## mac_unit
module mac_unit(input clk,en,clr,
                input [15:0]a,b,
                output [39:0]c);
Size: roughly 2,300 cells after synthesis, about 75 I/O pins.
export LEC_CHECK = 0
export ABC_AREA = 1
export CAP_MARGIN = 0
export CORE_ASPECT_RATIO = 0.91
export CORE_MARGIN = 2
export CORE_UTILIZATION = 72
export CTS_CLUSTER_DIAMETER = 85
export CTS_CLUSTER_SIZE = 79
export GPL_ROUTABILITY_DRIVEN = 0
export PLACE_DENSITY_LB_ADDON = 0.08
export SETUP_SLACK_MARGIN = -1.13
export SLEW_MARGIN = 40
create_clock -name core_clock -period 11.7 [get_ports {clk}]
run.sh (not shown) runs the stock make flow with config.mk's settings and CLKGATE_MAP_FILE=.
The starting point finished but failed the layout checks on negative setup slack.
Rerun with:
- CAP_MARGIN: 0 -> 20
- CORE_ASPECT_RATIO: 0.91 -> unset
- CTS_CLUSTER_DIAMETER: 85 -> 218
- GPL_ROUTABILITY_DRIVEN: 0 -> unset
- SETUP_SLACK_MARGIN: -1.13 -> unset
- SLEW_MARGIN: 40 -> 20
Result: The changed run completed and failed the layout checks on negative setup slack; wire length came out higher by about 17%; global-route usage grows by 6.9 points; clock-buffer cell count stays the same; utilization came out higher by 0.50 points; synthesized cell count does not change; die area hardly moves; area after synthesis does not change; hold slack barely changes; sequential share of layout area is lower by 0.24 points; setup slack gains 0.018 ns.
Rerun with:
- CORE_UTILIZATION: 72 -> 70
- CTS_CLUSTER_DIAMETER: 218 -> unset
- CTS_CLUSTER_SIZE: 79 -> unset
- PLACE_DENSITY_LB_ADDON: 0.08 -> unset
- SETUP_SLACK_MARGIN: unset -> 1.8
- clock period: 11.7 -> 13.9 ns (I/O delays scaled with it)
After rerunning: This time the run completed without violations. Clock skew drops by 0.0043 ns. Global-route usage went down by 8.7 points. Wire length went down by about a fifth. Fmax stays flat. Via count came out lower by a few percent.
Rerun with:
- CORE_UTILIZATION: 70 -> 68
- CTS_CLUSTER_DIAMETER: unset -> 218
- SETUP_SLACK_MARGIN: 1.8 -> unset
- clock period: 13.9 -> 11.7 ns (I/O delays scaled with it)
=> The changed run completed, yet does not pass: negative setup slack. Non-clock buffer count rises by 20. Routed wire length climbs by about 2%. Die area increases by about 3%.

========
Starting RTL as in the previous note.
make LEC_CHECK=0 ABC_AREA=1 CAP_MARGIN=0 CORE_ASPECT_RATIO=0.92 CORE_MARGIN=2 CORE_UTILIZATION=72 CTS_CLUSTER_DIAMETER=260 HOLD_SLACK_MARGIN=0.29 PLACE_DENSITY=0.66 SETUP_SLACK_MARGIN=-0.65 SLEW_MARGIN=40 finish   # period 11.4 ns
The first run finished with setup timing left.
Change:
CORE_ASPECT_RATIO = unset   (was 0.92)
CTS_CLUSTER_DIAMETER = 106   (was 260)
CTS_CLUSTER_SIZE = 79   (was unset)
HOLD_SLACK_MARGIN = unset   (was 0.29)
PLACE_DENSITY = 0.64   (was 0.66)
SETUP_SLACK_MARGIN = -0.71   (was -0.65)
clock period = 11.5 ns   (was 11.4 ns; I/O delays follow)
=> The changed run reached the layout checks and failed them: setup timing; final area stays flat; via count falls slightly; global-route usage falls by 0.98 points.

========
Starting RTL as in the previous note.
clock: 11.5 ns
lec_check: 0
abc_area: 1
cap_margin: 0
core_margin: 2
core_utilization: 72
cts_cluster_diameter: 106
hold_slack_margin: -0.07
setup_slack_margin: 1.81
slew_margin: 20
The starting point produced a layout that fails on negative setup slack.
Change:
CAP_MARGIN = 20   (was 0)
CORE_UTILIZATION = 70   (was 72)
HOLD_SLACK_MARGIN = not set   (was -0.07)
SETUP_SLACK_MARGIN = -0.71   (was 1.81)
clock period = 11.7 ns   (was 11.5 ns; I/O delays follow)
What happened: The changed run produced a layout that fails on negative setup slack. Synthesized cell count does not change. Final area drops by 2.2%. Register-to-register slack improves by 0.40 ns. Core utilization drops by 4.7 points. Die area climbs by 2.8%.
Change:
CTS_CLUSTER_DIAMETER = not set   (was 106)
SETUP_SLACK_MARGIN = 2.37   (was -0.71)
clock period = 13.6 ns   (was 11.7 ns; I/O delays follow)
Now the flow passed the timing, design-rule and antenna checks.
Fmax goes down by 0.98%.
Design area goes down by 0.35%.
Global-route usage goes down by 0.84 points.
Routed wire length goes down by 2.9%.
Count of clock-buffer cells in the layout is unchanged.
Sequential cell count is unchanged.
Setup slack improved by 1.8 ns.
Synthesized area does not change.
Via count goes down by 1.6%.
Change:
CAP_MARGIN = 5   (was 20)
CELL_PAD_IN_SITES_DETAIL_PLACEMENT = 1   (was not set)
CELL_PAD_IN_SITES_GLOBAL_PLACEMENT = 1   (was not set)
CORE_ASPECT_RATIO = 1.19   (was not set)
CORE_MARGIN = 7   (was 2)
CTS_CLUSTER_DIAMETER = 360   (was not set)
CTS_CLUSTER_SIZE = 34   (was not set)
GPL_ROUTABILITY_DRIVEN = 1   (was not set)
GPL_TIMING_DRIVEN = 0   (was not set)
MAX_ROUTING_LAYER = met4   (was not set)
MIN_ROUTING_LAYER = met2   (was not set)
PLACE_DENSITY = 0.63   (was not set)
SETUP_SLACK_MARGIN = 2.14   (was 2.37)
TNS_END_PERCENT = 40   (was not set)
This time the run failed in 3_1_place_gp_skip_io, error GPL-0301.
Synthesized area does not change.
Synthesized cell count does not change.
Die size climbs by 13%.
Change:
CORE_UTILIZATION = 18   (was 70)
TNS_END_PERCENT = 90   (was 40)
Result:
- This time the run ran to the end with violations: negative setup slack
- die size climbs to 3.6 times its value
- synthesized cell count is unchanged
- area after synthesis stays the same

========
Setup of run 1:
mac_unit again, from the RTL that the note above started with.
## mac_unit
module mac_unit(input clk,en,clr,
                input [15:0]a,b,
                output [39:0]c);
==> flow/config.mk <==
export PLATFORM = sky130hd
export DESIGN_NAME = mac_unit
export DESIGN_NICKNAME = mac_unit
export VERILOG_FILES = /design/flow/design.v
export SDC_FILE = /design/flow/constraint.sdc
export NUM_CORES = 4
export LEC_CHECK = 0
export CAP_MARGIN = 20
export CORE_MARGIN = 2
export CORE_UTILIZATION = 57
export SETUP_SLACK_MARGIN = 2.65
export SLEW_MARGIN = 20
==> flow/constraint.sdc <==
create_clock -name core_clock -period 9.96 [get_ports {clk}]
set_input_delay 1.9920 -clock core_clock [delete_from_list [all_inputs] [get_ports {clk}]]
set_output_delay 1.9920 -clock core_clock [all_outputs]
set_load 0.01 [all_outputs]
The flow for run 1 finished, though final verification flagged setup timing.
[inputs] run 2 vs run 1
Settings: setting CTS_CLUSTER_SIZE to 86 for the first time; changing CORE_UTILIZATION from 57 to 68; changing SETUP_SLACK_MARGIN from 2.65 to 0.22.
Findings:
Run 2 finished all stages; however, its layout fails the closing checks, the failures being setup timing.
Summary of run 2 over run 1: buffers plus inverters on the worst setup path now larger; combined area of the multi-input logic cells fell by about 1.7%.
Summary of run 2 over run 1: worst-case setup margin in the final layout shrank by 0.13 ns, count of pins over their slew limit held steady.
Changes observed in run 2 relative to run 1: ratio of final minimum period to clock period now sits higher; final RePlAce weighted congestion now sits higher.
Input changes introduced in run 3 (baseline for comparison: run 2):
Settings: an added MAX_ROUTING_LAYER of met4; an added HOLD_SLACK_MARGIN of -0.09; a change of CAP_MARGIN from 20 to 5; an added CTS_CLUSTER_DIAMETER of 29; a change of SETUP_SLACK_MARGIN from 0.22 to 1.23.
Results
Total wirelength of the detailed-routed design of run 3 exceeds that of run 2 by a few percent. In run 3, area growth from synthesis to layout is higher than in run 2. From run 2 to run 3 the numbers moved as follows: first-pass GRT wire length rose by 1600 um, utilization rose by 0.72 points. Completing all stages was not enough for run 3: its layout failed the final checks because of setup timing.
Input changes introduced in run 4 (baseline for comparison: run 3):
Settings: CORE_UTILIZATION: 68 -> 13; HOLD_SLACK_MARGIN: -0.09 -> unset; SETUP_SLACK_MARGIN: 1.23 -> unset; CTS_CLUSTER_DIAMETER: 29 -> unset; CAP_MARGIN: 5 -> 20; MAX_ROUTING_LAYER: met4 -> unset; CTS_CLUSTER_SIZE: 86 -> unset; the clock period (ns, I/O delays scaled along): 9.96 -> 19.7.
## What came out
Status | run 3 and run 4 | clean except run 3. Completing all stages was not enough for run 3: its layout failed the final checks because of setup timing. Core utilization (higher): run 3. [compare] base=run 3 new=run 4: effective utilization at floorplan now sits lower; via count has decreased; maximum clock frequency now smaller; number of DRC markers after the initial detailed-route iteration shrank by 318. Diff run 3 -> run 4 | number of nets in the layout | decrease of 4.4%. On setup slack, run 3 loses to run 4. On die width: between run 3 and run 4, it ends up higher for run 4. Summary of run 4 over run 3: register-to-register slack up 8.41 ns; final cycle utilization of the critical path down 58 points.

========
== job 4190 ==
mac_unit again, from the RTL that the note above started with.
clock: 8.48 ns
lec_check: 0
cap_margin: 0
cell_pad_in_sites_global_placement: 1
core_margin: 2
core_utilization: 55
cts_cluster_diameter: 216
cts_cluster_size: 87
max_routing_layer: met5
min_routing_layer: met2
setup_slack_margin: 1.52
slew_margin: 20
tns_end_percent: 80
Job 4190 completed end to end; final checks failed (negative setup slack).
> inputs changed (job 4190 -> job 4300)
==> flow/config.mk <==
export PLATFORM = sky130hd
export DESIGN_NAME = mac_unit
export DESIGN_NICKNAME = mac_unit
export VERILOG_FILES = /design/flow/design.v
export SDC_FILE = /design/flow/constraint.sdc
export NUM_CORES = 4
export LEC_CHECK = 0
export CAP_MARGIN = 20
export CELL_PAD_IN_SITES_GLOBAL_PLACEMENT = 1
export CORE_MARGIN = 2
export CORE_UTILIZATION = 40
export HOLD_SLACK_MARGIN = 0.23
export PLACE_DENSITY_LB_ADDON = 0.16
export SLEW_MARGIN = 20
==> flow/constraint.sdc <==
create_clock -name core_clock -period 13.5 [get_ports {clk}]
set_input_delay 2.7000 -clock core_clock [delete_from_list [all_inputs] [get_ports {clk}]]
set_output_delay 2.7000 -clock core_clock [all_outputs]
set_load 0.01 [all_outputs]
--- outcome ---
Looking at the reports, job 4300 completed the entire flow and the layout it produced met the timing, design-rule and antenna checks.
Worst setup slack after placement was lower in job 4190 than in job 4300.
From job 4190 to job 4300 the numbers moved as follows: part of the cycle the worst path needs lost 56 points, maximum level of the CTS H-tree closely matched the old numbers, post-CTS resize count has decreased, fraction of standard cell area that is sequential went up by 1.0 points.
Job 4300 against job 4190: number of buffers and inverters on the critical path moved up; area used by multi-input combinational logic went down by 580 um2; worst hold slack has remained practically unchanged; depth of the worst register-to-register path moved up.
Input-level comparison between job 1648 and job 4300:
-- flow/config.mk --
<<< job 4300, line 8
export CAP_MARGIN = 20
export CELL_PAD_IN_SITES_GLOBAL_PLACEMENT = 1
export CORE_MARGIN = 2
export CORE_UTILIZATION = 40
export HOLD_SLACK_MARGIN = 0.23
>>> job 1648, line 8
export CAP_MARGIN = 20
export CELL_PAD_IN_SITES_DETAIL_PLACEMENT = 1
export CELL_PAD_IN_SITES_GLOBAL_PLACEMENT = 1
export CORE_MARGIN = 2
export CORE_UTILIZATION = 45
export CTS_CLUSTER_SIZE = 41
export GPL_ROUTABILITY_DRIVEN = 0
export GPL_TIMING_DRIVEN = 1
export HOLD_SLACK_MARGIN = 0.23
### Flow results
- Status: hold slack parity (job 4300, job 1648)
- Against job 4300 as the reference, job 1648 delivers a lower cell count.
- Job 4300 → job 1648: design area level; total wire length moved up.
- Of job 1648 and job 4300, it is job 1648 that has the higher via count.
- Compared with job 4300, in job 1648 core utilization higher, area of the multi-input gates roughly the same, sequential share of layout area roughly the same, setup slack lower.
diff inputs: job 1648 => job 9214
==> flow/config.mk <==
export PLATFORM = sky130hd
export DESIGN_NAME = mac_unit
export DESIGN_NICKNAME = mac_unit
export VERILOG_FILES = /design/flow/design.v
export SDC_FILE = /design/flow/constraint.sdc
export NUM_CORES = 4
export LEC_CHECK = 0
export ABC_AREA = 1
export CAP_MARGIN = 20
export CELL_PAD_IN_SITES_DETAIL_PLACEMENT = 2
export CELL_PAD_IN_SITES_GLOBAL_PLACEMENT = 3
export CORE_ASPECT_RATIO = 0.65
export CORE_MARGIN = 2
export CORE_UTILIZATION = 17
export CTS_CLUSTER_SIZE = 78
export GPL_ROUTABILITY_DRIVEN = 0
export GPL_TIMING_DRIVEN = 1
export HOLD_SLACK_MARGIN = 0.23
export MAX_ROUTING_LAYER = met4
export MIN_ROUTING_LAYER = met1
export PLACE_DENSITY_LB_ADDON = 0.16
export SLEW_MARGIN = 35
export TNS_END_PERCENT = 40
Findings:
The required arrival time at the worst endpoint in job 9214 sits 90 ps above the value recorded for job 1648. Although job 9214 finished all stages, its layout failed final checks on negative setup slack. Compared with job 1648, the router placed more vias in job 9214. From job 1648 to job 9214 the numbers moved as follows: area growth from synthesis to final layout now sits higher, total cell area reported by yosys after synthesis went up.
